==> flow/design.v <==
module alu_top (
    input clk,
    input [15:0] a,
    input [15:0] b,
    input [5:0] alufn,
    input fail,
    output reg z,
    output reg v,
    output reg n,
    output reg [15:0] out
  );
  reg [15:0] a_q;
  reg [15:0] b_q;
  reg [5:0] alufn_q;
  reg fail_q;
  wire alu_z;
  wire alu_v;
  wire alu_n;
  wire [15:0] alu_out;
  alu_13 alu (
    .a(a_q),
    .b(b_q),
    .alufn(alufn_q),
    .fail(fail_q),
    .z(alu_z),
    .v(alu_v),
    .n(alu_n),
    .out(alu_out)
  );
  always @(posedge clk) begin
    a_q <= a;
    b_q <= b;
    alufn_q <= alufn;
    fail_q <= fail;
    z <= alu_z;
    v <= alu_v;
    n <= alu_n;
    out <= alu_out;
  end
endmodule

module adder16_15 (
    input [5:0] alufn,
    input [15:0] a,
    input [15:0] b,
    output reg z,
    output reg v,
    output reg n,
    output reg [15:0] addOUT
  );
  reg [15:0] out;
  always @* begin
    out = $signed(a) + $signed(b ^ {5'h10{alufn[0+0-:1]}}) + alufn[0+0-:1];
    addOUT = out;
    z = (~|out);
    v = (a[15+0-:1] & (b[15+0-:1] ^ alufn[0+0-:1]) & ~out[15+0-:1]) | (~a[15+0-:1] & ~(b[15+0-:1] ^ alufn[0+0-:1]) & out[15+0-:1]);
    n = out[15+0-:1];
  end
endmodule
module bool16_16 (
    input [5:0] alufn,
    input [15:0] a,
    input [15:0] b,
    output reg [15:0] boolOUT
  );
  always @* begin
    case (alufn[0+3-:4])
      4'h6: begin
        boolOUT = a ^ b;
      end
      4'h8: begin
        boolOUT = a & b;
      end
      4'ha: begin
        boolOUT = a;
      end
      4'he: begin
        boolOUT = a | b;
      end
      default: begin
        boolOUT = 1'h0;
      end
    endcase
  end
endmodule
module shift16_17 (
    input [5:0] alufn,
    input [15:0] a,
    input [15:0] b,
    output reg [15:0] shiftOUT
  );
  always @* begin
    case (alufn[0+1-:2])
      2'h0: begin
        shiftOUT = a << b;
      end
      2'h1: begin
        shiftOUT = a >> b;
      end
      2'h3: begin
        shiftOUT = $signed(a) >>> $signed(b);
      end
      default: begin
        shiftOUT = a;
      end
    endcase
  end
endmodule
module cmp16_18 (
    input [5:0] alufn,
    input z,
    input v,
    input n,
    output reg [15:0] compOUT
  );
  always @* begin
    case (alufn[1+1-:2])
      2'h1: begin
        compOUT = {15'h0000, z};
      end
      2'h2: begin
        compOUT = {15'h0000, v ^ n};
      end
      2'h3: begin
        compOUT = {15'h0000, z | (v ^ n)};
      end
      default: begin
        compOUT = 1'h0;
      end
    endcase
  end
endmodule
module muldiv16_19 (
    input [5:0] alufn,
    input [15:0] a,
    input [15:0] b,
    output reg z,
    output reg v,
    output reg n,
    output reg [15:0] muldivOUT
  );
  reg [31:0] out;
  always @* begin
    case (alufn[1+1-:2])
      2'h1: begin
        out = $signed(a) * $signed(b);
        z = (~|(out[0+15-:16]));
        if (a != 1'h0 && $signed(out[0+15-:16]) / $signed(a) != $signed(b)) begin
          v = 1'h1;
        end else begin
          v = 1'h0;
        end
        n = a[15+0-:1] ^ b[15+0-:1];
      end
      2'h2: begin
        if (b == 1'h0) begin
          out = 1'h0;
          z = 1'h0;
          v = 1'h0;
          n = 1'h0;
        end else begin
          out = $signed(a) / $signed(b);
          z = (~|(out[0+15-:16]));
          n = a[15+0-:1] ^ b[15+0-:1];
          v = 1'h0;
        end
      end
      2'h3: begin
        if (b == 1'h0) begin
          out = 1'h0;
          z = 1'h0;
          v = 1'h0;
          n = 1'h0;
        end else begin
          out = a - (a / b * b);
          z = (~|(out[0+15-:16]));
          n = out[15+0-:1];
          v = 1'h0;
        end
      end
      default: begin
        out = 1'h0;
        z = 1'h0;
        v = 1'h0;
        n = 1'h0;
      end
    endcase
    muldivOUT = out[0+15-:16];
  end
endmodule
module alu_13 (
    input [15:0] a,
    input [15:0] b,
    input [5:0] alufn,
    input fail,
    output reg z,
    output reg v,
    output reg n,
    output reg [15:0] out
  );
  wire [1-1:0] M_adder16_z;
  wire [1-1:0] M_adder16_v;
  wire [1-1:0] M_adder16_n;
  wire [16-1:0] M_adder16_addOUT;
  reg [6-1:0] M_adder16_alufn;
  reg [16-1:0] M_adder16_a;
  reg [16-1:0] M_adder16_b;
  adder16_15 adder16 (
    .alufn(M_adder16_alufn),
    .a(M_adder16_a),
    .b(M_adder16_b),
    .z(M_adder16_z),
    .v(M_adder16_v),
    .n(M_adder16_n),
    .addOUT(M_adder16_addOUT)
  );
  wire [16-1:0] M_bool16_boolOUT;
  reg [6-1:0] M_bool16_alufn;
  reg [16-1:0] M_bool16_a;
  reg [16-1:0] M_bool16_b;
  bool16_16 bool16 (
    .alufn(M_bool16_alufn),
    .a(M_bool16_a),
    .b(M_bool16_b),
    .boolOUT(M_bool16_boolOUT)
  );
  wire [16-1:0] M_shift16_shiftOUT;
  reg [6-1:0] M_shift16_alufn;
  reg [16-1:0] M_shift16_a;
  reg [16-1:0] M_shift16_b;
  shift16_17 shift16 (
    .alufn(M_shift16_alufn),
    .a(M_shift16_a),
    .b(M_shift16_b),
    .shiftOUT(M_shift16_shiftOUT)
  );
  wire [16-1:0] M_cmp16_compOUT;
  reg [6-1:0] M_cmp16_alufn;
  reg [1-1:0] M_cmp16_z;
  reg [1-1:0] M_cmp16_v;
  reg [1-1:0] M_cmp16_n;
  cmp16_18 cmp16 (
    .alufn(M_cmp16_alufn),
    .z(M_cmp16_z),
    .v(M_cmp16_v),
    .n(M_cmp16_n),
    .compOUT(M_cmp16_compOUT)
  );
  wire [1-1:0] M_muldiv16_z;
  wire [1-1:0] M_muldiv16_v;
  wire [1-1:0] M_muldiv16_n;
  wire [16-1:0] M_muldiv16_muldivOUT;
  reg [6-1:0] M_muldiv16_alufn;
  reg [16-1:0] M_muldiv16_a;
  reg [16-1:0] M_muldiv16_b;
  muldiv16_19 muldiv16 (
    .alufn(M_muldiv16_alufn),
    .a(M_muldiv16_a),
    .b(M_muldiv16_b),
    .z(M_muldiv16_z),
    .v(M_muldiv16_v),
    .n(M_muldiv16_n),
    .muldivOUT(M_muldiv16_muldivOUT)
  );
  reg [15:0] outT;
  always @* begin
    M_adder16_alufn = alufn;
    M_adder16_a = a;
    M_adder16_b = b;
    z = M_adder16_z;
    v = M_adder16_v;
    n = M_adder16_n;
    M_bool16_alufn = alufn;
    M_bool16_a = a;
    M_bool16_b = b;
    M_shift16_alufn = alufn;
    M_shift16_a = a;
    M_shift16_b = b;
    M_cmp16_alufn = alufn;
    M_cmp16_z = M_adder16_z;
    M_cmp16_v = M_adder16_v;
    M_cmp16_n = M_adder16_n;
    M_muldiv16_alufn = alufn;
    M_muldiv16_a = a;
    M_muldiv16_b = b;
    case (alufn[4+1-:2])
      2'h0: begin
        if (alufn[1+1-:2] == 2'h0) begin
          outT = M_adder16_addOUT;
        end else begin
          outT = M_muldiv16_muldivOUT;
          z = M_muldiv16_z;
          v = M_muldiv16_v;
          n = M_muldiv16_n;
        end
      end
      2'h1: begin
        outT = M_bool16_boolOUT;
      end
      2'h2: begin
        outT = M_shift16_shiftOUT;
      end
      2'h3: begin
        outT = M_cmp16_compOUT;
      end
    endcase
    out = outT ^ fail;
  end
endmodule
clock: 59.6 ns
lec_check: 0
abc_area: 1
cap_margin: 20
core_margin: 2
core_utilization: 58
hold_slack_margin: 0.29
slew_margin: 20
tns_end_percent: 5
run.sh (not shown) runs the stock make flow with config.mk's settings and CLKGATE_MAP_FILE=.
The baseline did not get past 5_1_grt, error GRT-0232.
Change:
ABC_AREA = default   (was 1)
CORE_UTILIZATION = 40   (was 58)
HOLD_SLACK_MARGIN = default   (was 0.29)
TNS_END_PERCENT = default   (was 5)
clock period = 77.8 ns   (was 59.6 ns; I/O delays follow)
With this change the flow ran to the end with no violations.
Area after synthesis came out higher by 3.2%.
Synthesized cell count came out lower by 10%.
Die area came out higher by 49%.
Change:
CAP_MARGIN = 35   (was 20)
CORE_UTILIZATION = 72   (was 40)
clock period = 19.9 ns   (was 77.8 ns; I/O delays follow)
With this change the flow never finished: it broke off in 3_5_place_dp.
Synthesized cell count does not change.
Synthesized area does not change.
Die size decreases by about 44%.
Change:
CAP_MARGIN = 20   (was 35)
CORE_UTILIZATION = 40   (was 72)
clock period = 80.0 ns   (was 19.9 ns; I/O delays follow)
The changed run produced a clean layout.
Die area rose by 79%.
Area after synthesis stays the same.
Synthesized cell count is unchanged.
